Design TL_UART, start of the top module:
module TL_UART #(
    parameter [15:0] C_DEFAULT_BAUD_RATE = 16'd868,
    parameter C_DEFAULT_TX_ON = 1,
    parameter C_DEFAULT_RX_ON = 1,
    parameter C_TILELINK_ID_WIDTH = 1
) (
    input  wire                           uart_clock_i,
    input  wire                           uart_reset_i,
    input  wire [                    2:0] uart_a_opcode,
    input  wire [                    2:0] uart_a_param,
    input  wire [                    2:0] uart_a_size,
    input  wire [C_TILELINK_ID_WIDTH-1:0] uart_a_source,
    input  wire [                   11:0] uart_a_address,
    input  wire [                    3:0] uart_a_mask,
    input  wire [                   31:0] uart_a_data,
    input  wire                           uart_a_corrupt,
    input  wire                           uart_a_valid,
    output wire                           uart_a_ready,
    output wire [                    2:0] uart_d_opcode,
    output wire [                    1:0] uart_d_param,
    output wire [                    2:0] uart_d_size,
    output wire [C_TILELINK_ID_WIDTH-1:0] uart_d_source,
    output wire                           uart_d_denied,
    output wire [                   31:0] uart_d_data,
    output wire                           uart_d_corrupt,
    output wire                           uart_d_valid,
    input  wire                           uart_d_ready,
    input  wire                           UART_RX,
    output wire                           UART_TX,
    output wire                           UART_RX_IRQ,
    output wire                           UART_TX_IRQ
);
For scale: ~1800 cells after synthesis, about 700 flip-flops, roughly 110 I/O pins.
Settings: LEC_CHECK=0, CAP_MARGIN=10, CELL_PAD_IN_SITES_DETAIL_PLACEMENT=2, CELL_PAD_IN_SITES_GLOBAL_PLACEMENT=2, CORE_ASPECT_RATIO=1.76, CORE_MARGIN=5, CORE_UTILIZATION=65, CTS_CLUSTER_DIAMETER=72, CTS_CLUSTER_SIZE=34, GPL_ROUTABILITY_DRIVEN=0, GPL_TIMING_DRIVEN=1, MAX_ROUTING_LAYER=met5, MIN_ROUTING_LAYER=met2, PLACE_DENSITY=0.6, SLEW_MARGIN=20, TNS_END_PERCENT=40; clock period 4.09 ns.
run.sh (not shown) runs the stock make flow with config.mk's settings and CLKGATE_MAP_FILE=.
The first run stopped in detailed placement.
Edit:
==> flow/config.mk (replaced) <==
export PLATFORM = sky130hd
export DESIGN_NAME = TL_UART
export DESIGN_NICKNAME = TL_UART
export VERILOG_FILES = /design/flow/design.v
export SDC_FILE = /design/flow/constraint.sdc
export NUM_CORES = 4
export LEC_CHECK = 0
export CAP_MARGIN = 20
export CORE_MARGIN = 2
export CORE_UTILIZATION = 40
export PLACE_DENSITY = 0.6
export SLEW_MARGIN = 20
==> flow/constraint.sdc (replaced) <==
create_clock -name core_clock -period 5.22 [get_ports {uart_clock_i}]
set_input_delay 1.0440 -clock core_clock [delete_from_list [all_inputs] [get_ports {uart_clock_i}]]
set_output_delay 1.0440 -clock core_clock [all_outputs]
set_load 0.01 [all_outputs]
This time the run completed without violations.
Synthesized area does not change.
Die area rose by 52%.
Synthesized cell count stays the same.
Edit:
--- a/flow/config.mk
+++ b/flow/config.mk
@@ -9,4 +9,5 @@
 export CORE_MARGIN = 2
-export CORE_UTILIZATION = 40
+export CORE_UTILIZATION = 72
 export PLACE_DENSITY = 0.6
+export SETUP_SLACK_MARGIN = 0.22
 export SLEW_MARGIN = 20
==> flow/constraint.sdc (replaced) <==
create_clock -name core_clock -period 2.63 [get_ports {uart_clock_i}]
set_input_delay 0.5260 -clock core_clock [delete_from_list [all_inputs] [get_ports {uart_clock_i}]]
set_output_delay 0.5260 -clock core_clock [all_outputs]
set_load 0.01 [all_outputs]
Outcome:
- The changed run reached the layout checks and failed them: setup timing
- first-iteration DRC count went up by well over a third
- utilization grows by 44 points
- combinational power rose to 3.1 times its value
- register-to-register slack is worse by 1.9 ns
- worst setup slack degrades by 1.7 ns
Edit:
--- a/flow/config.mk
+++ b/flow/config.mk
@@ -7,7 +7,11 @@
 export LEC_CHECK = 0
+export ABC_AREA = 1
 export CAP_MARGIN = 20
+export CORE_ASPECT_RATIO = 0.69
 export CORE_MARGIN = 2
 export CORE_UTILIZATION = 72
+export CTS_CLUSTER_DIAMETER = 394
+export CTS_CLUSTER_SIZE = 10
 export PLACE_DENSITY = 0.6
-export SETUP_SLACK_MARGIN = 0.22
+export SETUP_SLACK_MARGIN = 0.74
 export SLEW_MARGIN = 20
Now the flow produced a clean layout.
Via count rose by about 24%.
Wire length is lower by 1.3%.
Synthesized area came out higher by about 4%.
Clock skew barely changes.
Core utilization shrinks by 0.60 points.
Cell area climbs by 3.5%.
Non-clock buffer count drops by 25.
Clock power hardly moves.
Total power increases by 2.1%.
Cell count rises by about 37%.
Edit:
==> flow/config.mk (replaced) <==
export PLATFORM = sky130hd
export DESIGN_NAME = TL_UART
export DESIGN_NICKNAME = TL_UART
export VERILOG_FILES = /design/flow/design.v
export SDC_FILE = /design/flow/constraint.sdc
export NUM_CORES = 4
export LEC_CHECK = 0
export CAP_MARGIN = 0
export CORE_MARGIN = 2
export CORE_UTILIZATION = 72
export PLACE_DENSITY = 0.6
export SLEW_MARGIN = 20
Outcome: With this change the flow reached the layout checks and failed them: setup timing. Fmax goes down by 6.9%. Critical path depth drops by 5. Synthesized cell count is lower by 37%. Cell area shrinks by 7.8%. First-iteration DRC count fell by 52%. Clock power is about the same.
Edit:
--- a/flow/config.mk
+++ b/flow/config.mk
@@ -7,5 +7,7 @@
 export LEC_CHECK = 0
-export CAP_MARGIN = 0
+export ABC_AREA = 1
+export CAP_MARGIN = 15
 export CORE_MARGIN = 2
 export CORE_UTILIZATION = 72
+export CTS_CLUSTER_SIZE = 98
 export PLACE_DENSITY = 0.6
==> flow/constraint.sdc (replaced) <==
create_clock -name core_clock -period 5.79 [get_ports {uart_clock_i}]
set_input_delay 1.1580 -clock core_clock [delete_from_list [all_inputs] [get_ports {uart_clock_i}]]
set_output_delay 1.1580 -clock core_clock [all_outputs]
set_load 0.01 [all_outputs]
=> The changed run ran to the end with no violations. Die size went up by 3.9%. Worst hold slack is better by 0.051 ns. Combinational power went down by 55%. Routed wire length went down by 6.7%. Synthesized area went up by 3.9%. Sequential cell count does not change. First-iteration DRC count went up by 23%. Setup slack is better by 2.2 ns. Sequential power went down by 54%. Clock skew hardly moves. Via count went up by 20%.
No activity file was given, so power comes from the tool's default toggle rates.
